Setup of xenon:
Design lascon_top, start of the top module:
module lascon_top #(
    parameter int LASCON_VARIANT = 0
)(
    input  logic                                clk,
    input  logic                                rst,
    input  logic [2:0]                          mode_i,      
    input  logic [31:0]                         xof_len_i,   
    input  logic                                start_i,     
    input  logic                                abort_i,     
    output logic                                busy_o,      
    output logic                                done_o,      
    output logic                                tag_fail_o,  
    input  logic [63:0]                         s_axis_tdata,   
    input  logic [7:0]                          s_axis_tkeep,   
    input  logic [3:0]                          s_axis_tuser,   
    input  logic                                s_axis_tlast,   
    input  logic                                s_axis_tvalid,  
    output logic                                s_axis_tready,  
    output logic [63:0]                         m_axis_tdata,   
    output logic [7:0]                          m_axis_tkeep,   
    output logic [3:0]                          m_axis_tuser,   
    output logic                                m_axis_tlast,   
    output logic                                m_axis_tvalid,  
    input  logic                                m_axis_tready   
);
Size: about 200 I/O pins.
clock: 3.9 ns
lec_check: 0
abc_area: 1
cap_margin: 35
cell_pad_in_sites_detail_placement: 2
cell_pad_in_sites_global_placement: 2
core_aspect_ratio: 0.86
core_margin: 3
core_utilization: 24
cts_cluster_size: 55
gpl_routability_driven: 0
gpl_timing_driven: 0
max_routing_layer: met4
min_routing_layer: met2
place_density_lb_addon: 0.21
setup_slack_margin: 0.38
slew_margin: 25
tns_end_percent: 20
run.sh (not shown) runs the stock make flow with config.mk's settings and CLKGATE_MAP_FILE=.
Stage in which a tool error killed xenon: global routing (5_1_grt).
#### Input delta (harbor over xenon)
Settings: TNS_END_PERCENT: 20 -> 65; CTS_CLUSTER_SIZE: 55 -> unset; SLEW_MARGIN: 25 -> 20; MIN_ROUTING_LAYER: met2 -> unset; MAX_ROUTING_LAYER: met4 -> unset; CORE_ASPECT_RATIO: 0.86 -> unset.
--- outcome ---
- Delta (harbor minus xenon): placed instance count now sits lower; post-CTS resize count now sits higher.
- On buffers inserted during post-CTS setup optimization: between xenon and harbor, it ends up lower for xenon.
- Every stage of harbor finished as expected; the final checks, on the other hand, flagged negative setup slack, which means the layout fails.
- Looking at xenon and harbor, the synthesized cell count is a wash.
- Cmp xenon and harbor / number of placement rows / higher: harbor
- Comparing harbor against xenon, there is no change at all in number of sinks on the clock net.
- Relative to xenon, the die width measured on harbor has decreased by a little under 10%.
- Looking at post-place setup slack, harbor sits above xenon.
- Going from xenon to harbor, placed cell area fell by 210 µm²; die size was more or less identical.
The inputs of pepper differ from those of harbor as listed below.
Settings: removing TNS_END_PERCENT (formerly 65); removing SETUP_SLACK_MARGIN (formerly 0.38); removing CELL_PAD_IN_SITES_GLOBAL_PLACEMENT (formerly 2).
### Flow results
Synthesized cell count: pepper vs harbor — no meaningful difference
CTS buffer count ends up lower on pepper.
pepper and harbor ended up with roughly the same netlist area before placement.
Number of setup buffers added after CTS for pepper: 12 down relative to harbor
The estimated wirelength of the detail-placed design of pepper was superior to that of harbor.
Compared with harbor, pepper shows instance area after placement lower by 1.1%.
FAIL for each of pepper and harbor
The layout from harbor, despite a flow that completed every stage, fails the layout checks, with the failing checks listed as negative setup slack.
Here is what was changed in the inputs of lagoon compared with pepper.
Settings: clearing GPL_TIMING_DRIVEN, which used to be 0; swapping 3 for 2 in CORE_MARGIN; clearing ABC_AREA, which used to be 1; putting CTS_CLUSTER_SIZE at 35 where nothing was set; clearing GPL_ROUTABILITY_DRIVEN, which used to be 0; swapping 24 for 68 in CORE_UTILIZATION; swapping 35 for 20 in CAP_MARGIN; clearing PLACE_DENSITY_LB_ADDON, which used to be 0.21; clearing CELL_PAD_IN_SITES_DETAIL_PLACEMENT, which used to be 2; swapping 3.9 for 6.02 in the clock period (ns, I/O delays scaled along).
==> comparison <==
Seen in the log of lagoon: GRT-0116 during global routing (5_1_grt), after which the run never completed.
Changes observed in lagoon relative to pepper: cell row count went down; number of clock buffers inserted by TritonCTS fell by about 20%; die area now sits lower; post-synthesis instance area did not really move.
lagoon against pepper: tally of buffers added on design ports saw an increase; post-synthesis net count saw a decrease; post-placement setup slack saw an increase; total of cells resized after clock tree synthesis saw a decrease; width of the chip saw a decrease.
Instance count of the mapped netlist (lagoon / pepper): 0.803
Starting density of the core is lower on pepper
Changes in fjord relative to lagoon:
Settings: CTS_CLUSTER_DIAMETER: unset -> 191; PLACE_DENSITY: unset -> 0.81; CORE_UTILIZATION: 68 -> 72; the clock period (ns, I/O delays scaled along): 6.02 -> 6.48.
==> comparison <==
fjord got as far as global routing (5_1_grt), where a tool error ended the run. Core footprint: fjord better than lagoon. Post-CTS setup buffer count is higher on lagoon. When fjord is set beside lagoon, its starting density of the core turns out to be 4.3 points larger. Cell resize tally after clock tree synthesis was lower in fjord than in lagoon. In the floorplan summary, fjord is listed with a die area less than that of lagoon. lagoon has higher global placer's final weighted congestion than fjord. Per the comparison of fjord with lagoon, die width now sits lower; number of nets produced by synthesis flat; pre-CTS worst setup slack up 0.42 ns.


lascon_top again, from the RTL that the note above started with.
make LEC_CHECK=0 CAP_MARGIN=15 CELL_PAD_IN_SITES_DETAIL_PLACEMENT=2 CELL_PAD_IN_SITES_GLOBAL_PLACEMENT=2 CORE_ASPECT_RATIO=0.68 CORE_MARGIN=3 CORE_UTILIZATION=26 CTS_CLUSTER_DIAMETER=332 CTS_CLUSTER_SIZE=36 GPL_TIMING_DRIVEN=1 MAX_ROUTING_LAYER=met4 MIN_ROUTING_LAYER=met2 SLEW_MARGIN=0 finish   # period 7.0 ns
The first run aborted during 5_1_grt with GRT-0116.
Then changed:
- CAP_MARGIN: 15 -> 20
- CELL_PAD_IN_SITES_DETAIL_PLACEMENT: 2 -> not set
- CELL_PAD_IN_SITES_GLOBAL_PLACEMENT: 2 -> not set
- CORE_ASPECT_RATIO: 0.68 -> not set
- CORE_MARGIN: 3 -> 2
- CORE_UTILIZATION: 26 -> 59
- CTS_CLUSTER_DIAMETER: 332 -> not set
- CTS_CLUSTER_SIZE: 36 -> not set
- GPL_TIMING_DRIVEN: 1 -> not set
- MAX_ROUTING_LAYER: met4 -> not set
- MIN_ROUTING_LAYER: met2 -> not set
- SLEW_MARGIN: 0 -> 20
- clock period: 7.0 -> 3.78 ns (I/O delays scaled with it)
The changed run did not get past 5_1_grt, error GRT-0116.
Synthesized cell count does not change.
Synthesized area stays the same.
Die area is lower by well over a third.
Then changed:
- CTS_CLUSTER_DIAMETER: not set -> 247
- CTS_CLUSTER_SIZE: not set -> 96
- SETUP_SLACK_MARGIN: not set -> 0.3
- clock period: 3.78 -> 4.35 ns (I/O delays scaled with it)
After rerunning: The changed run never finished: it broke off in 5_1_grt (GRT-0116). Synthesized area stays the same. Die area is unchanged. Synthesized cell count stays the same.
Then changed:
- ABC_AREA: not set -> 1
- CORE_UTILIZATION: 59 -> 57
- CTS_CLUSTER_DIAMETER: 247 -> not set
- CTS_CLUSTER_SIZE: 96 -> 94
- clock period: 4.35 -> 3.83 ns (I/O delays scaled with it)
Effect: With this change the flow reached the layout checks and failed them: negative setup slack; die area climbs by 3.7%; area after synthesis is about the same; synthesized cell count climbs by 25%.


Setup of v21:
Starting RTL as in the previous note.
clock: 7.0 ns
lec_check: 0
cap_margin: 15
cell_pad_in_sites_global_placement: 2
core_aspect_ratio: 0.68
core_margin: 2
core_utilization: 26
cts_cluster_diameter: 332
cts_cluster_size: 12
gpl_timing_driven: 0
min_routing_layer: met2
slew_margin: 10
v21: GRT-0116 in global routing (5_1_grt) -> run aborted
Setup changes, v21 to v45
- CTS_CLUSTER_DIAMETER: 332 -> unset
- CTS_CLUSTER_SIZE: 12 -> unset
- MIN_ROUTING_LAYER: met2 -> unset
## What came out
- Lower final weighted congestion in routability-driven placement among v21 and v45: v45
- Standard cell area after detailed placement: v21 vs v45 — no meaningful difference
- Floorplan core area: v21 vs v45 identical
- [diff] sum of net half-perimeters after detailed placement, v45 relative to v21: improvement
- In the reports for v21 and v45, the smaller number of instances resized during post-cts repair belongs to v45.
- For buffers inserted during post-CTS setup optimization, dividing the value from v21 by the value from v45 gives 0.880.
- Summary: worst setup slack after placement, v45 better than v21
- Re post-synth design cell area: no difference whatsoever between v45 and v21.
- From v21 to v45, count of mapped cells out of synthesis did not move at all.
- From the logs: v45 reached the end of the flow and failed the layout checks with capacitance limit, slew limit, setup timing.
diff inputs: v45 => v2
- CORE_ASPECT_RATIO: 0.68 -> unset
- CORE_UTILIZATION: 26 -> 16
- SLEW_MARGIN: 10 -> 20
- SETUP_SLACK_MARGIN: unset -> 0.3
- CELL_PAD_IN_SITES_GLOBAL_PLACEMENT: 2 -> unset
- GPL_TIMING_DRIVEN: 0 -> unset
- CAP_MARGIN: 15 -> 20
- the clock period (ns, I/O delays scaled along): 7.0 -> 6.76
--- outcome ---
Every run in v45 and v2 closed cleanly, with the single exception of v45. v45: all stages done; final checks FAILED (capacitance limit, slew limit, setup timing). Cell count ends up higher on v2. The highest cell delay on the worst timing path in v2 was lower than what v45 gave. From v2 to v45, number of antenna-violating nets in the routed design did not move at all. Of v45 and v2, the run reporting the lower count of fill cells added during filler insertion was v45. Relative to v45, the post-CTS resize count of v2 is lower by 85%. Cmp v45 and v2 / worst setup slack / lower: v45.


build 21:
Starting RTL as in the previous note.
## lascon_top
module lascon_top #(
    parameter int LASCON_VARIANT = 0
)(
    input  logic                                clk,
    input  logic                                rst,
    input  logic [2:0]                          mode_i,      
    input  logic [31:0]                         xof_len_i,   
    input  logic                                start_i,     
    input  logic                                abort_i,     
    output logic                                busy_o,      
    output logic                                done_o,      
    output logic                                tag_fail_o,  
    input  logic [63:0]                         s_axis_tdata,   
    input  logic [7:0]                          s_axis_tkeep,   
    input  logic [3:0]                          s_axis_tuser,   
    input  logic                                s_axis_tlast,   
    input  logic                                s_axis_tvalid,  
    output logic                                s_axis_tready,  
    output logic [63:0]                         m_axis_tdata,   
    output logic [7:0]                          m_axis_tkeep,   
    output logic [3:0]                          m_axis_tuser,   
    output logic                                m_axis_tlast,   
    output logic                                m_axis_tvalid,  
    input  logic                                m_axis_tready   
);
clock: 3.76 ns
lec_check: 0
abc_area: 0
cap_margin: 20
core_margin: 2
core_utilization: 59
cts_cluster_diameter: 371
cts_cluster_size: 100
place_density: 0.36
setup_slack_margin: 0.3
slew_margin: 20
tns_end_percent: 15
Build 21 | ERROR | global routing
> inputs changed (build 21 -> build 46)
- removing ABC_AREA (formerly 0)
- changing CORE_UTILIZATION from 59 to 72
- changing CTS_CLUSTER_SIZE from 100 to 95
- removing PLACE_DENSITY (formerly 0.36)
- changing TNS_END_PERCENT from 15 to 5
- removing CTS_CLUSTER_DIAMETER (formerly 371)
- changing the clock period (ns, I/O delays scaled along) from 3.76 to 4.49
- Build 46 never completed; the flow aborted with a tool error in global routing.
- From build 21 to build 46 the numbers moved as follows: core area down about 18%; depth of the CTS H-tree +1; starting density of the core went up.
- On build 46: count of buffers added by post-CTS timing repair for setup is 56% lower than what build 21 gave.
- Die height ends up higher on build 21.
- Cmp build 46 vs build 21: die size lower in build 46
- On synthesized cell count, build 21 and build 46 are neck and neck.
- Comparing pre-CTS worst setup slack for build 21 and build 46, the smaller number came from build 21.
Changes in build 23 relative to build 46:
- removing CTS_CLUSTER_SIZE (formerly 95)
- removing TNS_END_PERCENT (formerly 5)
- changing CORE_UTILIZATION from 72 to 40
- changing the clock period (ns, I/O delays scaled along) from 4.49 to 6.76
--- outcome ---
Having completed the whole flow, build 23 delivered a layout that passed the timing, DRC and antenna checks.
Going from build 46 to build 23, clock buffer count from CTS +12; number of core rows +33; HPWL after detailed placement +about 24%; area after detailed placement -2.3%.
Build 46 → build 23: area after synthesis has remained practically unchanged, die extent in x shows an increase of 34%.
Against build 46 as the reference, build 23 delivers a lower effective utilization at floorplan.
#### Input delta (build 62 over build 23)
- setting CTS_CLUSTER_SIZE to 35 for the first time
- setting CTS_CLUSTER_DIAMETER to 352 for the first time
- changing CORE_UTILIZATION from 40 to 68
- changing the clock period (ns, I/O delays scaled along) from 6.76 to 5.51
## What came out
Looking at worst slack at placement, build 62 sits below build 23.
Die area (lower): build 62
Build 62 did not finish: a tool error stopped it during global routing.
Build 62 against build 23: synthesized cell count held steady, number of buffers created by CTS went down, weighted congestion at the end of routability-driven global placement went up by about 27%.
Input-level comparison between build 36 and build 62:
- CTS_CLUSTER_DIAMETER: 352 -> unset
- CTS_CLUSTER_SIZE: 35 -> unset
- CORE_UTILIZATION: 68 -> 40
- the clock period (ns, I/O delays scaled along): 5.51 -> 9.86
## What came out
Build 36 did not stop at any stage, and its layout met the timing, DRC and antenna checks.
Comparing routability congestion estimate from global placement for build 62 and build 36, the bigger number came from build 62.
The placed cell count in build 36 sits 2.2% above the value recorded for build 62.
STATUS floorplan die area: build 36 loses against build 62
Total number of placement rows: build 36 > build 62


== job 105 ==
Starting RTL as in the previous note.
clock: 6.48 ns
lec_check: 0
cap_margin: 20
core_margin: 2
core_utilization: 71
cts_cluster_size: 35
place_density: 0.81
slew_margin: 20
Job 105 never completed; the flow aborted with a tool error in global routing (5_1_grt).
## Diff of input files: job 104 against job 105
-- flow/config.mk --
<<< job 105, line 10
export CORE_UTILIZATION = 71
export CTS_CLUSTER_SIZE = 35
export PLACE_DENSITY = 0.81
>>> job 104, line 10
export CORE_UTILIZATION = 40
export SETUP_SLACK_MARGIN = 0.3
==> flow/constraint.sdc <==
create_clock -name core_clock -period 7.0 [get_ports {clk}]
set_input_delay 1.4000 -clock core_clock [delete_from_list [all_inputs] [get_ports {clk}]]
set_output_delay 1.4000 -clock core_clock [all_outputs]
set_load 0.01 [all_outputs]
Notes after the runs:
- Of job 104 and job 105, only job 105 fails to reach the end of the flow.
- Job 105 did not make it past global routing (5_1_grt), where a tool error ended it.
- Number of H-tree levels came out exactly the same in job 104 and job 105.
- Job 105 → job 104: die outline area climbed 0.054 sq mm, post-placement worst setup slack went down.
- Looking at floorplan die width, job 104 sits about 33% higher than job 105 does.
- Measured against each other, job 104 and job 105 differ in placed instance count, the lower figure coming from job 105.


Starting RTL as in the previous note.
## lascon_top
module lascon_top #(
    parameter int LASCON_VARIANT = 0
)(
    input  logic                                clk,
    input  logic                                rst,
    input  logic [2:0]                          mode_i,      
    input  logic [31:0]                         xof_len_i,   
    input  logic                                start_i,     
    input  logic                                abort_i,     
    output logic                                busy_o,      
    output logic                                done_o,      
    output logic                                tag_fail_o,  
    input  logic [63:0]                         s_axis_tdata,   
    input  logic [7:0]                          s_axis_tkeep,   
    input  logic [3:0]                          s_axis_tuser,   
    input  logic                                s_axis_tlast,   
    input  logic                                s_axis_tvalid,  
    output logic                                s_axis_tready,  
    output logic [63:0]                         m_axis_tdata,   
    output logic [7:0]                          m_axis_tkeep,   
    output logic [3:0]                          m_axis_tuser,   
    output logic                                m_axis_tlast,   
    output logic                                m_axis_tvalid,  
    input  logic                                m_axis_tready   
);
Settings: LEC_CHECK=0, CAP_MARGIN=20, CORE_MARGIN=2, CORE_UTILIZATION=72, CTS_CLUSTER_DIAMETER=199, CTS_CLUSTER_SIZE=35, PLACE_DENSITY=0.81, SLEW_MARGIN=20; clock period 6.48 ns.
The first run did not get past 5_1_grt.
Change:
Settings changed: CORE_UTILIZATION 72 to 60, CTS_CLUSTER_DIAMETER 199 to default, CTS_CLUSTER_SIZE 35 to default, PLACE_DENSITY 0.81 to default.
Clock period 6.48 ns to 3.79 ns, I/O delays scaled along.
=>
- The new run stopped in 5_1_grt
- area after synthesis is unchanged
- die area went up by 20%
- synthesized cell count stays the same
